JK:
// axis_gain_wrapper
module axis_gain_wrapper #(
    parameter integer C_S_AXI_DATA_WIDTH = 32,
    parameter integer C_S_AXI_ADDR_WIDTH = 4,
    parameter integer AUDIO_WIDTH        = 16,
    parameter integer GAIN_FBITS         = 12
)(
    input  wire aclk,
    input  wire aresetn,
    input  wire [31:0] s_axis_tdata,
    input  wire        s_axis_tlast,
    input  wire        s_axis_tvalid,
    output wire        s_axis_tready,
    output wire [31:0] m_axis_tdata,
    output wire        m_axis_tlast,
    output wire        m_axis_tvalid,
    input  wire        m_axis_tready,
    input  wire [C_S_AXI_ADDR_WIDTH-1:0] s_axi_awaddr,
    input  wire                          s_axi_awvalid,
    output reg                           s_axi_awready,
    input  wire [C_S_AXI_DATA_WIDTH-1:0] s_axi_wdata,
    input  wire [3:0]                    s_axi_wstrb,
    input  wire                          s_axi_wvalid,
    output reg                           s_axi_wready,
  ...
For scale: ~160 I/O pins, ~26,000 sq um of cells after synthesis.
clock: 6.2 ns
lec_check: 0
cap_margin: 20
core_aspect_ratio: 0.84
core_margin: 2
core_utilization: 72
cts_cluster_diameter: 218
cts_cluster_size: 31
hold_slack_margin: -0.09
place_density: 0.63
slew_margin: 20
tns_end_percent: 75
run.sh (not shown) runs the stock make flow with config.mk's settings and CLKGATE_MAP_FILE=.
No crash in JK: every stage finished, but the layout fails its final checks due to negative setup slack.
Relative to JK, the following input files were edited for MS:
==> flow/config.mk <==
export PLATFORM = sky130hd
export DESIGN_NAME = axis_gain_wrapper
export DESIGN_NICKNAME = axis_gain_wrapper
export VERILOG_FILES = /design/flow/design.v
export SDC_FILE = /design/flow/constraint.sdc
export NUM_CORES = 4
export LEC_CHECK = 0
export CAP_MARGIN = 20
export CORE_MARGIN = 2
export CORE_UTILIZATION = 52
export CTS_CLUSTER_SIZE = 97
export SLEW_MARGIN = 20
==> flow/constraint.sdc <==
create_clock -name core_clock -period 9.4 [get_ports {aclk}]
set_input_delay 1.8800 -clock core_clock [delete_from_list [all_inputs] [get_ports {aclk}]]
set_output_delay 1.8800 -clock core_clock [all_outputs]
set_load 0.01 [all_outputs]
Notes after the runs:
- MS reached the end of the flow, and the finished layout is clean on the timing, design-rule and antenna checks.
- Summed standard-cell area reported by yosys delta (MS -> JK): insignificant
- Detail-routed via count per cell ended up 15% lower on MS than on JK.
- MS — critical path depth 11% lower, JK as reference
- Switching power (lower): MS
- MS ends up with a internal power contribution that is 45% lower than in JK.
The inputs of AL differ from those of MS as listed below.
-- flow/config.mk --
<<< MS, line 8
export CAP_MARGIN = 20
export CORE_MARGIN = 2
export CORE_UTILIZATION = 52
export CTS_CLUSTER_SIZE = 97
export SLEW_MARGIN = 20
>>> AL, line 8
export CAP_MARGIN = 20
export CORE_MARGIN = 2
export CORE_UTILIZATION = 40
export SLEW_MARGIN = 20
==> flow/constraint.sdc <==
create_clock -name core_clock -period 7.82 [get_ports {aclk}]
set_input_delay 1.5640 -clock core_clock [delete_from_list [all_inputs] [get_ports {aclk}]]
set_output_delay 1.5640 -clock core_clock [all_outputs]
set_load 0.01 [all_outputs]
Findings:
- AL ended with every stage complete and zero timing, DRC or antenna violations.
- MS finished all stages; the layout is clean.
- Looking only at met3 global-route usage, and setting everything else aside, the higher value of AL and MS goes to MS.
- On number of iterations in the first detailed-routing pass, the higher figure sits with MS, not AL.
- AL against MS; cell count is up by more than 10%.
- Looking only at worst slew margin relative to its limit, and setting everything else aside, the lower value of AL and MS goes to MS.
- Going from MS to AL, data arrival time of the worst path lost 1.14 ns, design area picked up an extra 7.6%, met2 usage lost 9.8 points.
- Max largest incremental delay on the critical path across AL and MS: MS
- Looking at worst setup path startpoint, the s_axis_tdata[5] result is from AL; the s_axis_tdata[25] one comes from MS.
- Vias: AL above MS
Input-level comparison between TR and AL:
-- flow/config.mk --
<<< AL, line 8
export CAP_MARGIN = 20
export CORE_MARGIN = 2
export CORE_UTILIZATION = 40
export SLEW_MARGIN = 20
>>> TR, line 8
export CAP_MARGIN = 20
export CORE_MARGIN = 2
export CORE_UTILIZATION = 70
export CTS_CLUSTER_DIAMETER = 146
export CTS_CLUSTER_SIZE = 50
export SLEW_MARGIN = 20
==> flow/constraint.sdc <==
create_clock -name core_clock -period 8.0 [get_ports {aclk}]
set_input_delay 1.6000 -clock core_clock [delete_from_list [all_inputs] [get_ports {aclk}]]
set_output_delay 1.6000 -clock core_clock [all_outputs]
set_load 0.01 [all_outputs]
## What came out
Looking at met2 routed wirelength, TR sits 12% higher than AL does.
The via count reported for TR is higher than the one for AL.
On TR: count of cells resized by post-cts repair is 3 lower than what AL gave.
TR — worst setup timing slack at the placement stage 0.068 ns higher, AL as reference
| setup slack | higher: AL |
Total power up about 1% in TR wrt AL
In the flow results for AL and TR, the detailed router's first-iteration violation count is smaller on AL.
Cmp TR vs AL: worst ir drop on vdd lower in TR
Comparing TR against AL, there is no change at all in post-synth tally of flip-flops with integrated enable.

axis_gain_wrapper again, from the RTL that the note above started with.
Settings: LEC_CHECK=0, CAP_MARGIN=20, CORE_ASPECT_RATIO=0.69, CORE_MARGIN=2, CORE_UTILIZATION=29, GPL_TIMING_DRIVEN=1, HOLD_SLACK_MARGIN=-0.1, MIN_ROUTING_LAYER=met2, PLACE_DENSITY=0.56, SLEW_MARGIN=25, TNS_END_PERCENT=30; clock period 8.0 ns.
The baseline finished with timing, DRC and antenna clean.
==> next run, changes <==
Settings changed: ABC_AREA set to 1, CELL_PAD_IN_SITES_DETAIL_PLACEMENT set to 2.
Outcome: The new run failed in global routing (5_1_grt) on GRT-0232. Die size rises by 5.9%. Synthesized area rises by 6.0%. Synthesized cell count rises by 26%.
==> next run, changes <==
Settings changed: ABC_AREA 1 to not set, CELL_PAD_IN_SITES_DETAIL_PLACEMENT 2 to not set, MIN_ROUTING_LAYER met2 to not set, SLEW_MARGIN 25 to 20, TNS_END_PERCENT 30 to 25.
Outcome: This time the run passed the timing, design-rule and antenna checks; synthesized area decreases by 5.7%; synthesized cell count decreases by 20%; die area decreases by 5.6%.
==> next run, changes <==
Settings changed: ABC_AREA set to 1, CELL_PAD_IN_SITES_DETAIL_PLACEMENT set to 2, MAX_ROUTING_LAYER set to met4, MIN_ROUTING_LAYER set to met2, SETUP_SLACK_MARGIN set to 0.84, SLEW_MARGIN 20 to 25, TNS_END_PERCENT 25 to 30.
Effect: This time the run failed in global routing (5_1_grt); synthesized cell count came out higher by 26%; die size came out higher by 5.9%; area after synthesis came out higher by 6.0%.
==> next run, changes <==
Settings changed: ABC_AREA 1 to not set, CELL_PAD_IN_SITES_DETAIL_PLACEMENT 2 to not set, CORE_ASPECT_RATIO 0.69 to not set, CORE_UTILIZATION 29 to 40, CTS_CLUSTER_DIAMETER set to 152, CTS_CLUSTER_SIZE set to 96, GPL_TIMING_DRIVEN 1 to not set, HOLD_SLACK_MARGIN -0.1 to not set, MAX_ROUTING_LAYER met4 to not set, MIN_ROUTING_LAYER met2 to not set, PLACE_DENSITY 0.56 to not set, SETUP_SLACK_MARGIN 0.84 to not set, SLEW_MARGIN 25 to 20, TNS_END_PERCENT 30 to 5.
This time the run produced a clean layout.
Synthesized area came out lower by 5.7%.
Die size came out lower by 31%.
Synthesized cell count came out lower by 20%.
==> next run, changes <==
Settings changed: CELL_PAD_IN_SITES_GLOBAL_PLACEMENT set to 1, CORE_ASPECT_RATIO set to 0.59, CORE_UTILIZATION 40 to 38, CTS_CLUSTER_DIAMETER 152 to 149, CTS_CLUSTER_SIZE 96 to 57, GPL_ROUTABILITY_DRIVEN set to 0, GPL_TIMING_DRIVEN set to 0, HOLD_SLACK_MARGIN set to 0.1, TNS_END_PERCENT 5 to 20.
After rerunning: Cell area decreases by 3.0%; core utilization decreases by 3.6 points; clock skew goes up by 5.5 ps; total power went down by 0.39%; routed wire length rises by 25%; critical path depth rises by 2; sequential power falls by about 0.7%; synthesized area stays the same.

== run A ==
Starting RTL as in the previous note.
==> flow/config.mk <==
export PLATFORM = sky130hd
export DESIGN_NAME = axis_gain_wrapper
export DESIGN_NICKNAME = axis_gain_wrapper
export VERILOG_FILES = /design/flow/design.v
export SDC_FILE = /design/flow/constraint.sdc
export NUM_CORES = 4
export LEC_CHECK = 0
export CAP_MARGIN = 30
export CORE_MARGIN = 2
export CORE_UTILIZATION = 72
export CTS_CLUSTER_DIAMETER = 206
export CTS_CLUSTER_SIZE = 37
export HOLD_SLACK_MARGIN = -0.08
export MAX_ROUTING_LAYER = met4
export PLACE_DENSITY = 0.64
export SETUP_SLACK_MARGIN = -0.46
export SLEW_MARGIN = 20
export TNS_END_PERCENT = 100
==> flow/constraint.sdc <==
create_clock -name core_clock -period 5.43 [get_ports {aclk}]
set_input_delay 1.0860 -clock core_clock [delete_from_list [all_inputs] [get_ports {aclk}]]
set_output_delay 1.0860 -clock core_clock [all_outputs]
set_load 0.01 [all_outputs]
In run A the implementation ran to completion but is not tape-out ready, as the final checks report setup timing.
Input changes introduced in run B (baseline for comparison: run A):
- a deleted MAX_ROUTING_LAYER that had been met4
- a deleted HOLD_SLACK_MARGIN that had been -0.08
Results
- Finished, but not clean: run B, with setup timing.
- Relative to run A, the first-iteration DRC count of run B is higher by 118.
- Per the comparison of run B with run A, clock-buffer cell count moved down; sequential cell area moved up; path length in cells of the critical path moved up; worst path setup slack after routing moved up.
- Run B vs run A — standby leakage power rose about 1%.
- The lower overall routed net length came out of run B.
- Summary of the comparison: final instance area is higher in run B, relative to run A.
Modified inputs, run C compared to run B
- a deleted CTS_CLUSTER_SIZE that had been 37
- a deleted SETUP_SLACK_MARGIN that had been -0.46
- a deleted CTS_CLUSTER_DIAMETER that had been 206
- a deleted TNS_END_PERCENT that had been 100
- a change of CORE_UTILIZATION from 72 to 14
- a deleted PLACE_DENSITY that had been 0.64
- a change of CAP_MARGIN from 30 to 20
- a change of the clock period (ns, I/O delays scaled along) from 5.43 to 8.85
## What came out
Run C: no failed stages, no open violations at the end. The share of cell area taken by flip-flops and latches on run C is in line with that on run B. Going from run B to run C, overall die width grows by 240 um. Run C gives less length of the first detailed-routing pass in iterations than run B did. Per the comparison of run C with run B, chip area line of the yosys report level; I/O pin count level; wire length moved down. Average vias per placed instance (run C / run B): 0.55. Worst reg-to-reg path cell count, run B and run C: higher on run C.
## Diff of input files: run D against run C
- setting CTS_CLUSTER_DIAMETER to 79 for the first time
- setting TNS_END_PERCENT to 10 for the first time
- setting PLACE_DENSITY to 0.39 for the first time
- changing CORE_UTILIZATION from 14 to 72
The startpoint of the most critical setup path comes out s_axis_tdata[25] in one run and s_axis_tdata[22] in the other, namely in run D and run C respectively.
Run D vs. run C: post-placement cell area -about 9%; final period demand of the worst path +0.072 ns.
Compared with run C, run D shows a higher endpoint arrival time on the critical path.
Power and IR drop assume default switching activity.
